## v59
==> flow/design.v <==
module pe (
    input clk, en,
    input      [7:0] a, b,
    output reg [15:0] out
);
    always @(posedge clk) begin
        if (en) begin
            out <= a*b;
        end else begin  
            out <= 0;
        end
    end
endmodule
module cu_engine (
    input  clk, nrst,
    input  [71:0] filter, 
    input  [23:0] data_in,
    input  [ 8:0] pe_en_ctrl,
    output [15:0] pe_out
);
    reg [23:0] dff [0:1];
    wire [143:0] psum;
    pe pe00 (.clk(clk), .en(pe_en_ctrl[0]), .a(data_in[ 7: 0]), .b(filter[ 7: 0]), .out(psum[15: 0]));
    pe pe10 (.clk(clk), .en(pe_en_ctrl[1]), .a(data_in[15: 8]), .b(filter[15: 8]), .out(psum[31:16]));
    pe pe20 (.clk(clk), .en(pe_en_ctrl[2]), .a(data_in[23:16]), .b(filter[23:16]), .out(psum[47:32]));
    pe pe01 (.clk(clk), .en(pe_en_ctrl[3]), .a(dff[0][ 7: 0]), .b(filter[31:24]), .out(psum[63:48]));
    pe pe11 (.clk(clk), .en(pe_en_ctrl[4]), .a(dff[0][15: 8]), .b(filter[39:32]), .out(psum[79:64]));
    pe pe21 (.clk(clk), .en(pe_en_ctrl[5]), .a(dff[0][23:16]), .b(filter[47:40]), .out(psum[95:80]));
    pe pe02 (.clk(clk), .en(pe_en_ctrl[6]), .a(dff[1][ 7: 0]), .b(filter[55:48]), .out(psum[111: 96]));
    pe pe12 (.clk(clk), .en(pe_en_ctrl[7]), .a(dff[1][15: 8]), .b(filter[63:56]), .out(psum[127:112]));
    pe pe22 (.clk(clk), .en(pe_en_ctrl[8]), .a(dff[1][23:16]), .b(filter[71:64]), .out(psum[143:128]));
    always @(posedge clk) begin
        if (!nrst) begin
            dff[0] <= 0;
            dff[1] <= 0;
        end else begin
            dff[0] <= data_in;
            dff[1] <= dff[0]; 
        end
    end
    assign pe_out = psum[15:0] + psum[31:16] + psum[47:32] + psum[63:48] + psum[79:64] + psum[95:80] + psum[111:96] + psum[127:112] + psum[143:128];
endmodule
Settings: LEC_CHECK=0, ABC_AREA=1, CAP_MARGIN=20, CORE_MARGIN=2, CORE_UTILIZATION=71, CTS_CLUSTER_DIAMETER=330, CTS_CLUSTER_SIZE=99, PLACE_DENSITY=0.35, SETUP_SLACK_MARGIN=-0.19, SLEW_MARGIN=20, TNS_END_PERCENT=5; clock period 3.81 ns.
run.sh (not shown) runs the stock make flow with config.mk's settings and CLKGATE_MAP_FILE=.
No crash in v59: every stage finished, but the layout fails its final checks due to negative setup slack.
Setup changes, v59 to v34
- HOLD_SLACK_MARGIN newly set to -0.04
- CTS_CLUSTER_DIAMETER changed from 330 to 374
- CORE_ASPECT_RATIO newly set to 0.5
- ABC_AREA changed from 1 to 0
- CORE_UTILIZATION changed from 71 to 72
- the clock period (ns, I/O delays scaled along) changed from 3.81 to 3.47
Findings:
v34: flow complete, layout not clean; failing: negative setup slack
| v59 | all stages done | FAIL | negative setup slack |
Delta(wire length, v34 - v59) > 0
Taking v59 as the reference, in v34 worst slack on hold paths went down, chip area from the yosys synthesis statistics moved down, number of stages on the worst setup path rose by 3, detailed-route wire length on metal 1 has increased, setup slack after layout has decreased.
Going from v59 to v34, final-layout fill cell count fell by 909; count of endpoints failing setup in the final report higher; initial antenna violation count lower; critical path's largest stage delay decreased by 0.06 ns relative to the old numbers.
## Diff of input files: v37 against v34
- clearing CORE_ASPECT_RATIO, which used to be 0.5
- swapping 374 for 142 in CTS_CLUSTER_DIAMETER
- swapping 99 for 36 in CTS_CLUSTER_SIZE
- clearing PLACE_DENSITY, which used to be 0.35
- swapping 72 for 70 in CORE_UTILIZATION
- clearing SETUP_SLACK_MARGIN, which used to be -0.19
- clearing HOLD_SLACK_MARGIN, which used to be -0.04
- clearing ABC_AREA, which used to be 0
Findings:
Nothing crashed in v34 and all stages finished; the problem is that the final layout failed, the offending checks being negative setup slack.
Ran to the end and failed final checks on negative setup slack: v37.
Compared v37 against v34; total non-filler cell area in the finished layout within noise.
Higher minimum hold slack goes to v37 over v34.
The tally of clock buffers in the finished layout reported for v37 is greater than that of v34 by 1.
v37 vs v34 — post-placement setup slack dropped 0.041 ns.
Inputs modified between v37 and v26:
- CORE_UTILIZATION now 68, was 70
- TNS_END_PERCENT no longer set, was 5
- ABC_AREA now 1, previously not set
- PLACE_DENSITY now 0.36, previously not set
- CTS_CLUSTER_SIZE no longer set, was 36
- CTS_CLUSTER_DIAMETER no longer set, was 142
- the clock period (ns, I/O delays scaled along) now 6.8, was 3.47
### Flow results
Per the final summary, v26 finished and its layout is clean on timing, DRC and antenna.
Against v37, v26 reports a part of the Yosys area used for sequential elements that is lower.
Changes observed in v26 relative to v37: total wire length after detailed routing saw a decrease; number of multi-input logic gates went up; via count of the routed design rose 441.
Measured against each other, v37 and v26 differ in area of the placeable core, the lower figure coming from v37.
The lower worst hold slack came out of v26.
v26 against v37: proportion of power drawn by combinational gates -4.4 points; total nets after synthesis +26%.
The inputs of v52 differ from those of v26 as listed below.
- ABC_AREA removed (was 1)
- PLACE_DENSITY removed (was 0.36)
- CORE_UTILIZATION changed from 68 to 11
- the clock period (ns, I/O delays scaled along) changed from 6.8 to 7.95
[summary]
The area of the mapped netlist in v26 is 1.06 times that in v52. Of the two values seen for topmost layer with routed signal wires, met5 was produced by v52 and met4 by v26. Inserted tap cell count ends up lower on v26. Going from v26 to v52, the largest fanout on the critical path was found to have gone down by 2.
Relative to v52, the following input files were edited for v30:
- CORE_UTILIZATION now 40, was 11
- the clock period (ns, I/O delays scaled along) now 6.07, was 7.95
Results
On proportion of final cell area spent on non-clock buffers: between v52 and v30, it ends up lower for v52. | number of design-rule violations left by the first detailed-router iteration | v30 vs v52 | better |. Comparing number of global-route vias before repair for v52 and v30, the smaller number came from v52. In the reports for v52 and v30, the larger synthesis-to-finish area growth belongs to v52.


## try-pepper
RTL: the design.v shown in full above, as it stands there.
Settings: LEC_CHECK=0, CAP_MARGIN=20, CELL_PAD_IN_SITES_DETAIL_PLACEMENT=0, CELL_PAD_IN_SITES_GLOBAL_PLACEMENT=0, CORE_ASPECT_RATIO=0.91, CORE_MARGIN=3, CORE_UTILIZATION=68, CTS_CLUSTER_SIZE=33, GPL_ROUTABILITY_DRIVEN=0, GPL_TIMING_DRIVEN=1, MAX_ROUTING_LAYER=met5, MIN_ROUTING_LAYER=met1, SLEW_MARGIN=20; clock period 2.13 ns.
try-pepper: GRT-0232 in global routing -> run aborted
Modified inputs, try-nickel compared to try-pepper
# try-pepper
export LEC_CHECK = 0
export CAP_MARGIN = 20
export CELL_PAD_IN_SITES_DETAIL_PLACEMENT = 0
export CELL_PAD_IN_SITES_GLOBAL_PLACEMENT = 0
export CORE_ASPECT_RATIO = 0.91
export CORE_MARGIN = 3
export CORE_UTILIZATION = 68
export CTS_CLUSTER_SIZE = 33
export GPL_ROUTABILITY_DRIVEN = 0
export GPL_TIMING_DRIVEN = 1
export MAX_ROUTING_LAYER = met5
export MIN_ROUTING_LAYER = met1
export SLEW_MARGIN = 20
create_clock -name core_clock -period 2.13 [get_ports {clk}]
# try-nickel
export LEC_CHECK = 0
export CAP_MARGIN = 20
export CELL_PAD_IN_SITES_DETAIL_PLACEMENT = 0
export CELL_PAD_IN_SITES_GLOBAL_PLACEMENT = 0
export CORE_ASPECT_RATIO = 0.91
export CORE_MARGIN = 2
export CORE_UTILIZATION = 66
export GPL_ROUTABILITY_DRIVEN = 1
export GPL_TIMING_DRIVEN = 1
export MAX_ROUTING_LAYER = met5
export MIN_ROUTING_LAYER = met1
export SETUP_SLACK_MARGIN = 0.84
export SLEW_MARGIN = 20
create_clock -name core_clock -period 5.32 [get_ports {clk}]
## What came out
- Although it ran to completion, try-nickel produced a layout that fails the final checks because of setup timing.
- try-pepper → try-nickel: area after synthesis level; overall die width climbed about 0.5%.
- Die size: try-nickel exceeds try-pepper
- Compared with try-pepper, instance area after placement in try-nickel decreased by a little under 10%.
- Comparing try-pepper and try-nickel, the higher quantity of gates resized following cts is on try-pepper.
- Diff try-pepper -> try-nickel: net count after synthesis ~0 delta, count of library flops with an enable pin ~0 delta.
- try-pepper -> try-nickel: number of buffers added on ports delta 0, exact match
- try-nickel ends up with a minimum setup slack after placement that is 2630 ps higher than in try-pepper.
- Compared to try-pepper, try-nickel has area of the core region about 4.3% higher.
For try-zinc, these inputs were changed with respect to try-nickel:
# try-nickel
export LEC_CHECK = 0
export CAP_MARGIN = 20
export CELL_PAD_IN_SITES_DETAIL_PLACEMENT = 0
export CELL_PAD_IN_SITES_GLOBAL_PLACEMENT = 0
export CORE_ASPECT_RATIO = 0.91
export CORE_MARGIN = 2
export CORE_UTILIZATION = 66
export GPL_ROUTABILITY_DRIVEN = 1
export GPL_TIMING_DRIVEN = 1
export MAX_ROUTING_LAYER = met5
export MIN_ROUTING_LAYER = met1
export SETUP_SLACK_MARGIN = 0.84
export SLEW_MARGIN = 20
create_clock -name core_clock -period 5.32 [get_ports {clk}]
# try-zinc
export LEC_CHECK = 0
export CAP_MARGIN = 20
export CELL_PAD_IN_SITES_DETAIL_PLACEMENT = 0
export CELL_PAD_IN_SITES_GLOBAL_PLACEMENT = 3
export CORE_ASPECT_RATIO = 0.91
export CORE_MARGIN = 3
export CORE_UTILIZATION = 60
export GPL_ROUTABILITY_DRIVEN = 0
export GPL_TIMING_DRIVEN = 1
export MAX_ROUTING_LAYER = met5
export MIN_ROUTING_LAYER = met1
export SLEW_MARGIN = 20
create_clock -name core_clock -period 2.13 [get_ports {clk}]
Findings:
try-zinc: aborted in global placement without I/O (tool error). Diff try-nickel..try-zinc | total nets after synthesis | unchanged. try-zinc against try-nickel: area of the core region climbed 0.0038 mm^2; die outline height climbed 5.8%; starting density of the core shrank by 5.8 points; and-or/or-and share of the synthesized area held. Share of synthesized area spent on multiplexers came out exactly the same in try-nickel and try-zinc. Looking at number of placement rows, try-zinc sits 4.3% higher than try-nickel does. Going from try-nickel to try-zinc, area of the synthesized netlist per yosys stat held; synthesized flop and latch total ~0 delta. Compared with try-nickel, try-zinc shows width of the chip that has gone up by a few percent. Die area ended up 12% higher on try-zinc than on try-nickel.
## Diff of input files: try-sierra against try-zinc
# try-zinc
export LEC_CHECK = 0
export CAP_MARGIN = 20
export CELL_PAD_IN_SITES_DETAIL_PLACEMENT = 0
export CELL_PAD_IN_SITES_GLOBAL_PLACEMENT = 3
export CORE_ASPECT_RATIO = 0.91
export CORE_MARGIN = 3
export CORE_UTILIZATION = 60
export GPL_ROUTABILITY_DRIVEN = 0
export GPL_TIMING_DRIVEN = 1
export MAX_ROUTING_LAYER = met5
export MIN_ROUTING_LAYER = met1
export SLEW_MARGIN = 20
create_clock -name core_clock -period 2.13 [get_ports {clk}]
# try-sierra
export LEC_CHECK = 0
export CAP_MARGIN = 20
export CELL_PAD_IN_SITES_DETAIL_PLACEMENT = 0
export CELL_PAD_IN_SITES_GLOBAL_PLACEMENT = 3
export CORE_ASPECT_RATIO = 0.91
export CORE_MARGIN = 2
export CORE_UTILIZATION = 32
export CTS_CLUSTER_DIAMETER = 222
export CTS_CLUSTER_SIZE = 98
export GPL_ROUTABILITY_DRIVEN = 0
export GPL_TIMING_DRIVEN = 0
export MAX_ROUTING_LAYER = met5
export MIN_ROUTING_LAYER = met1
export SETUP_SLACK_MARGIN = -0.33
export SLEW_MARGIN = 0
export TNS_END_PERCENT = 15
create_clock -name core_clock -period 3.55 [get_ports {clk}]
--- outcome ---
Final checks on try-sierra, whose flow otherwise completed, came back failing, citing setup timing. On basic-gate share of the synthesized area counting and, or, nand and nor cells, try-zinc and try-sierra are neck and neck. When try-sierra is set beside try-zinc, its core utilization before placement turns out to be 29 points smaller. Diff try-zinc -> try-sierra | width of the chip | increase of about 35%. Re area after synthesis: no difference whatsoever between try-zinc and try-sierra. try-sierra vs. try-zinc: vertical extent of the die grew by 72 um; chip area estimate from yosys synthesis held steady; row count grew by 28; floorplan die area grew by 0.039 mm^2; core region area grew by 89%.
diff inputs: try-sierra => try-tundra
# try-sierra
export LEC_CHECK = 0
export CAP_MARGIN = 20
export CELL_PAD_IN_SITES_DETAIL_PLACEMENT = 0
export CELL_PAD_IN_SITES_GLOBAL_PLACEMENT = 3
export CORE_ASPECT_RATIO = 0.91
export CORE_MARGIN = 2
export CORE_UTILIZATION = 32
export CTS_CLUSTER_DIAMETER = 222
export CTS_CLUSTER_SIZE = 98
export GPL_ROUTABILITY_DRIVEN = 0
export GPL_TIMING_DRIVEN = 0
export MAX_ROUTING_LAYER = met5
export MIN_ROUTING_LAYER = met1
export SETUP_SLACK_MARGIN = -0.33
export SLEW_MARGIN = 0
export TNS_END_PERCENT = 15
create_clock -name core_clock -period 3.55 [get_ports {clk}]
# try-tundra
export LEC_CHECK = 0
export CAP_MARGIN = 20
export CELL_PAD_IN_SITES_DETAIL_PLACEMENT = 0
export CELL_PAD_IN_SITES_GLOBAL_PLACEMENT = 0
export CORE_ASPECT_RATIO = 0.91
export CORE_MARGIN = 2
export CORE_UTILIZATION = 66
export GPL_ROUTABILITY_DRIVEN = 0
export GPL_TIMING_DRIVEN = 1
export MAX_ROUTING_LAYER = met4
export MIN_ROUTING_LAYER = met1
export SETUP_SLACK_MARGIN = 0.84
export SLEW_MARGIN = 20
create_clock -name core_clock -period 5.32 [get_ports {clk}]
==> results <==
try-tundra completed end to end; final checks failed (setup timing). In the reports for try-sierra and try-tundra, the smaller share of power burned in the clock network belongs to try-tundra. Between try-sierra and try-tundra, number of antenna violations at the first check in global routing is higher for try-sierra, try-tundra comes in under that. Cell count after synthesis came out exactly the same in try-sierra and try-tundra. Changes observed in try-tundra relative to try-sierra: internal power went down 25%, summed negative setup slack over all endpoints +65700 ps, total die area went down, placement row count down 31, first-pass GRT wire length lower. Looking only at global-route usage, and setting everything else aside, the higher value of try-sierra and try-tundra goes to try-tundra. On placed standard-cell area, the higher figure sits with try-tundra, not try-sierra. Compared try-tundra vs try-sierra, and detailed route wirelength on metal2 is down in try-tundra.


RTL: the design.v shown in full above, as it stands there.
make LEC_CHECK=0 CAP_MARGIN=20 CELL_PAD_IN_SITES_DETAIL_PLACEMENT=0 CELL_PAD_IN_SITES_GLOBAL_PLACEMENT=0 CORE_ASPECT_RATIO=0.91 CORE_MARGIN=2 CORE_UTILIZATION=72 CTS_CLUSTER_DIAMETER=43 CTS_CLUSTER_SIZE=37 GPL_ROUTABILITY_DRIVEN=1 GPL_TIMING_DRIVEN=1 HOLD_SLACK_MARGIN=-0.09 MAX_ROUTING_LAYER=met4 MIN_ROUTING_LAYER=met1 SETUP_SLACK_MARGIN=0.6 SLEW_MARGIN=20 finish   # period 5.32 ns
The first run completed, yet does not pass: setup timing.
==> next run, changes <==
Settings changed: CTS_CLUSTER_DIAMETER 43 to default, CTS_CLUSTER_SIZE 37 to 60, GPL_ROUTABILITY_DRIVEN 1 to 0, HOLD_SLACK_MARGIN -0.09 to default, PLACE_DENSITY_LB_ADDON from default to 0.0, SETUP_SLACK_MARGIN 0.6 to 0.51.
Clock period 5.32 ns to 5.95 ns, I/O delays scaled along.
With this change the flow finished with timing, DRC and antenna clean.
Utilization goes down by 5.3 points.
Total power goes down by 18%.
Sequential share of layout area goes up by 0.79 points.
Non-clock buffer count goes down by 185.
Final cell count goes down by 5.0%.
Register-to-register slack gains 490 ps.
Global-route usage goes down by 2.9 points.
Setup slack gains 610 ps.
==> next run, changes <==
Settings changed: CORE_UTILIZATION 72 to 70, CTS_CLUSTER_DIAMETER from default to 43, CTS_CLUSTER_SIZE 60 to 37, GPL_ROUTABILITY_DRIVEN 0 to 1, PLACE_DENSITY_LB_ADDON 0.0 to default, SETUP_SLACK_MARGIN 0.51 to -0.37.
Clock period 5.95 ns to 3.63 ns, I/O delays scaled along.
=> This time the run finished with setup timing left; wire length grows by well over a third; final cell count grows by roughly a tenth; worst setup slack got worse by 2100 ps; core utilization grows by 11 points; clock skew grows by 13 ps; cell area grows by about a fifth; global-route usage grows by 7.7 points.
==> next run, changes <==
Settings changed: CELL_PAD_IN_SITES_DETAIL_PLACEMENT 0 to default, CELL_PAD_IN_SITES_GLOBAL_PLACEMENT 0 to default, CORE_ASPECT_RATIO 0.91 to default, CORE_UTILIZATION 70 to 40, CTS_CLUSTER_DIAMETER 43 to default, CTS_CLUSTER_SIZE 37 to default, GPL_ROUTABILITY_DRIVEN 1 to default, GPL_TIMING_DRIVEN 1 to default, MAX_ROUTING_LAYER met4 to default, MIN_ROUTING_LAYER met1 to default, SETUP_SLACK_MARGIN -0.37 to default.
Clock period 3.63 ns to 6.2 ns, I/O delays scaled along.
After rerunning:
- Now the flow went through all stages and came out clean
- hold slack improved by 91 ps
- clock skew hardly moves
- count of clock-buffer cells in the layout rose by 2
- sequential cell count stays the same
- combinational power fell by about 60%
- final area fell by 15%
- sequential power fell by 42%
==> next run, changes <==
Settings changed: CORE_ASPECT_RATIO from default to 0.5, CORE_UTILIZATION 40 to 66, CTS_CLUSTER_DIAMETER from default to 148, CTS_CLUSTER_SIZE from default to 98, PLACE_DENSITY from default to 0.47.
The changed run completed with no timing, DRC or antenna violations.
Utilization rises by 28 points.
Worst setup slack gets better by 11 ps.
Worst hold slack gains 31 ps.
Routed wire length went down by 6.2%.
Sequential share of layout area grows by 0.17 points.
Area after synthesis is unchanged.
Clock power is about the same.
Critical path depth fell by 3.
Synthesized cell count stays the same.
Sequential cell count stays the same.
Maximum frequency hardly moves.
No activity file was given, so power comes from the tool's default toggle rates.
